## SevenSegmentALU
module SevenSegmentALU(
    input clk, 
    input reset,
    input onesBtn, 
    input tensBtn, 
    input hundredsBtn, 
    input sign, 
    input enter, 
    output [6:0] seg,
    output [3:0] anode 
);
Size: about 1200 cells after synthesis, ~9200 sq um of cells after synthesis.
export LEC_CHECK = 0
export ABC_AREA = 1
export CAP_MARGIN = 20
export CELL_PAD_IN_SITES_GLOBAL_PLACEMENT = 1
export CORE_MARGIN = 2
export CORE_UTILIZATION = 71
export CTS_CLUSTER_DIAMETER = 237
export HOLD_SLACK_MARGIN = -0.08
export SLEW_MARGIN = 20
export TNS_END_PERCENT = 65
create_clock -name core_clock -period 10.0 [get_ports {clk}]
run.sh (not shown) runs the stock make flow with config.mk's settings and CLKGATE_MAP_FILE=.
The first run never finished: it broke off in global placement without I/O with GPL-0301.
Next try:
CAP_MARGIN = 30   (was 20)
CELL_PAD_IN_SITES_GLOBAL_PLACEMENT = 3   (was 1)
CORE_MARGIN = 4   (was 2)
CORE_UTILIZATION = 40   (was 71)
CTS_CLUSTER_DIAMETER = not set   (was 237)
CTS_CLUSTER_SIZE = 43   (was not set)
GPL_ROUTABILITY_DRIVEN = 0   (was not set)
GPL_TIMING_DRIVEN = 1   (was not set)
HOLD_SLACK_MARGIN = 0.21   (was -0.08)
MIN_ROUTING_LAYER = met2   (was not set)
SLEW_MARGIN = 35   (was 20)
TNS_END_PERCENT = 35   (was 65)
=> With this change the flow completed, yet does not pass: DRC. Synthesized area is unchanged. Die size climbs by 84%. Synthesized cell count does not change.
Next try:
CAP_MARGIN = 10   (was 30)
CELL_PAD_IN_SITES_GLOBAL_PLACEMENT = 1   (was 3)
CORE_ASPECT_RATIO = 0.5   (was not set)
CORE_MARGIN = 2   (was 4)
CORE_UTILIZATION = 54   (was 40)
CTS_CLUSTER_DIAMETER = 237   (was not set)
CTS_CLUSTER_SIZE = not set   (was 43)
GPL_ROUTABILITY_DRIVEN = not set   (was 0)
GPL_TIMING_DRIVEN = 0   (was 1)
HOLD_SLACK_MARGIN = -0.01   (was 0.21)
MIN_ROUTING_LAYER = not set   (was met2)
PLACE_DENSITY = 0.55   (was not set)
SLEW_MARGIN = 20   (was 35)
TNS_END_PERCENT = 65   (was 35)
Now the flow went through all stages and came out clean.
Setup slack is better by 0.018 ns.
Critical path depth drops by 1.
Wire length falls by 5.2%.
Sequential cell count does not change.
Total power shrinks by 3.4%.
Clock-buffer cell count drops by 2.
Cell area is about the same.
Sequential power hardly moves.
Non-clock buffer count went up by 23.
Via count is lower by 27%.
Die area fell by 29%.
Next try:
CAP_MARGIN = 20   (was 10)
CELL_PAD_IN_SITES_GLOBAL_PLACEMENT = not set   (was 1)
CORE_UTILIZATION = 15   (was 54)
CTS_CLUSTER_DIAMETER = 373   (was 237)
CTS_CLUSTER_SIZE = 99   (was not set)
GPL_TIMING_DRIVEN = not set   (was 0)
HOLD_SLACK_MARGIN = -0.1   (was -0.01)
PLACE_DENSITY = 0.88   (was 0.55)
SLEW_MARGIN = 30   (was 20)
TNS_END_PERCENT = 35   (was 65)
What happened:
- The changed run finished clean
- sequential share of layout area falls by 2.2 points
- power rises by 1.9%
- first-iteration DRC count rises by 53%
- global-route usage falls by 17 points
- synthesized area does not change
- critical path depth rises by 1

========
Starting RTL as in the previous note.
clock: 7.31 ns
lec_check: 0
abc_area: 0
cap_margin: 40
cell_pad_in_sites_detail_placement: 1
cell_pad_in_sites_global_placement: 1
core_aspect_ratio: 0.5
core_margin: 2
core_utilization: 50
cts_cluster_diameter: 373
cts_cluster_size: 92
gpl_timing_driven: 0
place_density_lb_addon: 0.1
setup_slack_margin: -0.72
slew_margin: 35
tns_end_percent: 45
Next try:
Settings changed: ABC_AREA 0 to default, CAP_MARGIN 40 to 20, CELL_PAD_IN_SITES_DETAIL_PLACEMENT 1 to default, CORE_ASPECT_RATIO 0.5 to default, CORE_UTILIZATION 50 to 40, CTS_CLUSTER_DIAMETER 373 to 237, CTS_CLUSTER_SIZE 92 to default, GPL_TIMING_DRIVEN 0 to default, HOLD_SLACK_MARGIN from default to -0.08, PLACE_DENSITY_LB_ADDON 0.1 to default, SETUP_SLACK_MARGIN -0.72 to default, SLEW_MARGIN 35 to 20, TNS_END_PERCENT 45 to default.
Clock period 7.31 ns to 10.0 ns, I/O delays scaled along.
After rerunning:
- register-to-register slack improved by 2.6 ns
- die area rose by a quarter to a third
- sequential power fell by a quarter to a third
- utilization fell by 13 points
- non-clock buffer count fell by 31
- total power fell by a quarter to a third
Next try:
Settings changed: ABC_AREA from default to 0, CELL_PAD_IN_SITES_DETAIL_PLACEMENT from default to 1, CELL_PAD_IN_SITES_GLOBAL_PLACEMENT 1 to default, CORE_ASPECT_RATIO from default to 0.5, CORE_UTILIZATION 40 to 31, CTS_CLUSTER_DIAMETER 237 to 373, CTS_CLUSTER_SIZE from default to 99, HOLD_SLACK_MARGIN -0.08 to -0.1, SLEW_MARGIN 20 to 30, TNS_END_PERCENT from default to 35.
The new run ran to the end with no violations; register-to-register slack gets worse by 0.12 ns; critical path depth stays the same; wire length rises by roughly a tenth; hold slack barely changes; first-iteration DRC count rises by a quarter to a third; cell count rises by a little under a tenth; count of clock-buffer cells in the layout rises by 4; non-clock buffer count falls by 1; final area rises slightly; clock skew falls by 0.0052 ns; synthesized cell count stays the same.
Next try:
Settings changed: CELL_PAD_IN_SITES_DETAIL_PLACEMENT 1 to default, CORE_ASPECT_RATIO 0.5 to default, CORE_UTILIZATION 31 to 15, PLACE_DENSITY from default to 0.88.
Synthesized cell count is unchanged. Clock power falls by about 2%. Core utilization is lower by 18 points. Clock-buffer cell count went down by 5. Sequential cell count is unchanged. Wire length is lower by 16%. Via count is lower by 1.6%. Total power went down by 0.83%.

========
Setup of lane 1:
Starting RTL as in the previous note.
==> flow/config.mk <==
export PLATFORM = sky130hd
export DESIGN_NAME = SevenSegmentALU
export DESIGN_NICKNAME = SevenSegmentALU
export VERILOG_FILES = /design/flow/design.v
export SDC_FILE = /design/flow/constraint.sdc
export NUM_CORES = 4
export LEC_CHECK = 0
export CAP_MARGIN = 0
export CORE_MARGIN = 2
export CORE_UTILIZATION = 72
export CTS_CLUSTER_DIAMETER = 147
export MAX_ROUTING_LAYER = met4
export PLACE_DENSITY = 0.66
export SLEW_MARGIN = 20
export TNS_END_PERCENT = 5
==> flow/constraint.sdc <==
create_clock -name core_clock -period 5.8 [get_ports {clk}]
set_input_delay 1.1600 -clock core_clock [delete_from_list [all_inputs] [get_ports {clk}]]
set_output_delay 1.1600 -clock core_clock [all_outputs]
set_load 0.01 [all_outputs]
For lane 2, these inputs were changed with respect to lane 1:
- setting ABC_AREA to 1 for the first time
- changing CAP_MARGIN from 0 to 20
- removing TNS_END_PERCENT (formerly 5)
- removing PLACE_DENSITY (formerly 0.66)
- removing CTS_CLUSTER_DIAMETER (formerly 147)
- removing MAX_ROUTING_LAYER (formerly met4)
- changing CORE_UTILIZATION from 72 to 60
- changing the clock period (ns, I/O delays scaled along) from 5.8 to 11.3
==> results <==
Lane 2 finished every stage and its layout cleared the timing, design-rule and antenna checks.
Utilization sits lower in lane 2 than in lane 1.
Row area share of and-or/or-and cells after synthesis: lane 2 higher / lane 1 lower
Total placed instance area was higher in lane 2 than in lane 1.
Diff lane 1 -> lane 2: post-synthesis share of cell area spent on xor and xnor gates fell by 6.5 points, hold slack fell by 0.0041 ns, power share of the clock group fell by 0.6 points, met2 global-route usage fell by 10 points.
Synthesized cell count in lane 2 vs lane 1: up 16%
Re cell area: lane 1 was lower than lane 2.
The inputs of lane 3 differ from those of lane 2 as listed below.
- CORE_UTILIZATION changed from 60 to 57
- CTS_CLUSTER_SIZE newly set to 100
- the clock period (ns, I/O delays scaled along) changed from 11.3 to 4.87
Findings:
Lane 3 went all the way through the flow, and no timing, DRC or antenna check failed. Lane 2 has a higher worst reg-to-reg setup slack than lane 3. Instance area at placement is higher on lane 3. The filler-free cell count of the finished design reported for lane 3 is greater than that of lane 2 by about 4.4%. Count of cell instances traversed by the critical path came out exactly the same in lane 3 and lane 2. Share of final layout cell area taken by clock buffers and inverters delta (lane 2 -> lane 3): insignificant. Looking at largest vdd supply drop across lane 3 and lane 2, the one that comes out lower is lane 2. Changes observed in lane 3 relative to lane 2: post-layout minimum cycle time shrank by 0.72 ns, sequential fraction of total cell area moved down, met3 routed wirelength saw an increase.
diff inputs: lane 3 => lane 4
- CORE_UTILIZATION now 72, was 57
- CTS_CLUSTER_DIAMETER now 211, previously not set
- CAP_MARGIN now 0, was 20
- TNS_END_PERCENT now 10, previously not set
==> comparison <==
Lane 4 vs lane 3: placeable core area down by more than 10%. The routing usage on met2 reported for lane 4 is greater than that of lane 3 by 14 points. Diff lane 3..lane 4 | initial antenna violation count | negligible. Number of clock buffers in the layout: lane 4 and lane 3 compared, lower one is lane 3. In lane 4 the implementation completed, yet the final layout does not meet the checks, the culprit being negative setup slack. Period utilization in lane 4 is 2.7 points above lane 3. Lane 4 vs. lane 3: area of all placed cells without fillers went down, top-level I/O count held steady, worst setup slack lower, layout overhead on the synthesized area shrank by 1.3 points.
### lane 4 -> lane 5
- TNS_END_PERCENT removed (was 10)
- ABC_AREA removed (was 1)
- CTS_CLUSTER_DIAMETER removed (was 211)
- CAP_MARGIN changed from 0 to 20
- CTS_CLUSTER_SIZE removed (was 100)
- CORE_UTILIZATION changed from 72 to 19
- the clock period (ns, I/O delays scaled along) changed from 4.87 to 11.3
==> results <==
- Of lane 4 and lane 5, only lane 5 finishes the flow clean.
- What lane 4 reported for chip area has to be multiplied by 3.6 to get the figure for lane 5.
- Going from lane 4 to lane 5, synthesis-to-layout area growth grows by 0.49 points.
- Compared lane 5 against lane 4; register share of the cell area within noise.
- Going from lane 4 to lane 5, power dissipated by switching net loads shrank by more than half.
- Multiplexer fraction of the synthesized cell area, lane 4 and lane 5: smaller value in lane 4

========
== job 3237 ==
Starting RTL as in the previous note.
export LEC_CHECK = 0
export ABC_AREA = 0
export CAP_MARGIN = 20
export CELL_PAD_IN_SITES_GLOBAL_PLACEMENT = 0
export CORE_ASPECT_RATIO = 1.21
export CORE_MARGIN = 2
export CORE_UTILIZATION = 67
export CTS_CLUSTER_SIZE = 41
export GPL_TIMING_DRIVEN = 1
export HOLD_SLACK_MARGIN = -0.09
export SLEW_MARGIN = 0
export TNS_END_PERCENT = 95
create_clock -name core_clock -period 4.96 [get_ports {clk}]
Status job 3237: flow complete, layout not clean - negative setup slack
For job 6661, these inputs were changed with respect to job 3237:
Settings: ABC_AREA changed from 0 to 1; CORE_UTILIZATION changed from 67 to 72; HOLD_SLACK_MARGIN removed (was -0.09); the clock period (ns, I/O delays scaled along) changed from 4.96 to 3.9.
==> comparison <==
Job 6661 finished all stages; layout check result: FAIL, due to negative setup slack.
Comparing job 6661 and job 3237, the higher post-placement cell area is on job 6661.
Compare job 6661 and job 3237 | worst setup margin higher: job 3237
Cmp job 6661 and job 3237 / average wire per cell in the routed design / higher: job 6661
Of job 6661 and job 3237, the higher post-layout instance count excluding filler cells belongs to job 6661.
Total negative setup slack, job 6661 and job 3237: higher on job 3237
Looking at clock-buffer cell count, job 6661 sits below job 3237.
## Diff of input files: job 857 against job 6661
Settings: PLACE_DENSITY_LB_ADDON now 0.14, previously not set; CTS_CLUSTER_SIZE no longer set, was 41; GPL_TIMING_DRIVEN no longer set, was 1; SLEW_MARGIN now 20, was 0; CORE_ASPECT_RATIO no longer set, was 1.21; CELL_PAD_IN_SITES_GLOBAL_PLACEMENT no longer set, was 0; TNS_END_PERCENT no longer set, was 95; the clock period (ns, I/O delays scaled along) now 5.05, was 3.9.
Job 857 completed every stage of the flow, and the final layout passed the timing, design-rule and antenna checks.
The share of cell area taken by multi-input logic gates number comes out lower for job 6661 vs job 857.
Job 6661 has a higher final standard cell utilization of the core than job 857.
Relative to job 6661, largest stage delay on the critical path has gone up in job 857.
Of job 857 and job 6661, the run reporting the lower setup slack at placement was job 6661.
Diff job 6661 -> job 857: total buffers and inverters traversed by the critical path increased by 3 relative to the old numbers; total length of routed wires decreased by 13% relative to the old numbers.
[compare] base=job 6661 new=job 857: mean cell area of the mapped netlist now sits at about the same level; length of routed met2 wiring fell 1.7 mm.
## Diff of input files: job 5701 against job 857
Settings: PLACE_DENSITY_LB_ADDON no longer set, was 0.14; TNS_END_PERCENT now 10, previously not set; the clock period (ns, I/O delays scaled along) now 3.59, was 5.05.
- The layout from job 5701, despite a flow that completed every stage, fails the layout checks, with the failing checks listed as negative setup slack.
- Against job 857, job 5701 comes in 41 points higher on post-route fraction of the period consumed by the critical path.
- In the flow results for job 857 and job 5701, the worst setup slack is smaller on job 5701.
- Job 5701 vs job 857: total placed cells including tap cells up
- From job 857 to job 5701 the numbers moved as follows: area of all placed cells without fillers went up, cell depth of the worst setup path went down, maximum frequency went down, length of the first detailed-routing pass in iterations went up.
- Clock input transition at the sequential cells of the worst setup and hold paths: job 857 vs job 5701 — no meaningful difference
- Reported for job 857 and job 5701, synthesized net count turned out identical to the last digit.
- Number of signal-net buffers in the layout grows by more than 100% when moving from job 857 to job 5701.
- Wire length went up by more than 10% going from job 857 to job 5701.

========
Starting RTL as in the previous note.
==> flow/config.mk <==
export PLATFORM = sky130hd
export DESIGN_NAME = SevenSegmentALU
export DESIGN_NICKNAME = SevenSegmentALU
export VERILOG_FILES = /design/flow/design.v
export SDC_FILE = /design/flow/constraint.sdc
export NUM_CORES = 4
export LEC_CHECK = 0
export ABC_AREA = 1
export CAP_MARGIN = 40
export CELL_PAD_IN_SITES_GLOBAL_PLACEMENT = 0
export CORE_ASPECT_RATIO = 1.21
export CORE_MARGIN = 2
export CORE_UTILIZATION = 72
export CTS_CLUSTER_DIAMETER = 332
export CTS_CLUSTER_SIZE = 41
export GPL_TIMING_DRIVEN = 1
export HOLD_SLACK_MARGIN = 0.29
export PLACE_DENSITY_LB_ADDON = 0.2
export SETUP_SLACK_MARGIN = -0.19
export SLEW_MARGIN = 30
export TNS_END_PERCENT = 95
==> flow/constraint.sdc <==
create_clock -name core_clock -period 3.92 [get_ports {clk}]
set_input_delay 0.7840 -clock core_clock [delete_from_list [all_inputs] [get_ports {clk}]]
set_output_delay 0.7840 -clock core_clock [all_outputs]
set_load 0.01 [all_outputs]
The first run completed, yet does not pass: negative setup slack.
Next try:
- ABC_AREA: 1 -> unset
- CAP_MARGIN: 40 -> 20
- CELL_PAD_IN_SITES_GLOBAL_PLACEMENT: 0 -> unset
- CORE_ASPECT_RATIO: 1.21 -> unset
- CORE_UTILIZATION: 72 -> 58
- CTS_CLUSTER_DIAMETER: 332 -> unset
- CTS_CLUSTER_SIZE: 41 -> unset
- GPL_TIMING_DRIVEN: 1 -> unset
- HOLD_SLACK_MARGIN: 0.29 -> unset
- PLACE_DENSITY_LB_ADDON: 0.2 -> unset
- SETUP_SLACK_MARGIN: -0.19 -> unset
- SLEW_MARGIN: 30 -> 20
- TNS_END_PERCENT: 95 -> unset
- clock period: 3.92 -> 4.7 ns (I/O delays scaled with it)
The new run finished but failed the layout checks on negative setup slack.
Sequential share of layout area rose by 0.54 points.
Via count shrinks by about 20%.
Cell area fell by 2.0%.
Cell count fell by 9.1%.
Next try:
- CORE_UTILIZATION: 58 -> 40
- clock period: 4.7 -> 10.0 ns (I/O delays scaled with it)
After rerunning: With this change the flow completed without violations. Power fell by 54%. Design area fell by 7.3%. Global-route usage fell by 8.8 points.
Next try:
- ABC_AREA: unset -> 1
- CAP_MARGIN: 20 -> 10
- CELL_PAD_IN_SITES_GLOBAL_PLACEMENT: unset -> 1
- CORE_UTILIZATION: 40 -> 71
- CTS_CLUSTER_DIAMETER: unset -> 237
- GPL_TIMING_DRIVEN: unset -> 0
- TNS_END_PERCENT: unset -> 65
- This time the run died in global placement without I/O (3_1_place_gp_skip_io)
- synthesized cell count climbs by 16%
- die area drops by 42%
- synthesized area climbs by about 1%
Next try:
- CORE_ASPECT_RATIO: unset -> 0.5
- CORE_UTILIZATION: 71 -> 54
- CTS_CLUSTER_SIZE: unset -> 18
- HOLD_SLACK_MARGIN: unset -> -0.01
- PLACE_DENSITY: unset -> 0.55
- SETUP_SLACK_MARGIN: unset -> 2.37
- SLEW_MARGIN: 20 -> 25
- This time the run produced a clean layout
- die size goes up by about 30%
- synthesized cell count is unchanged
- area after synthesis is unchanged
Power and IR drop assume default switching activity.
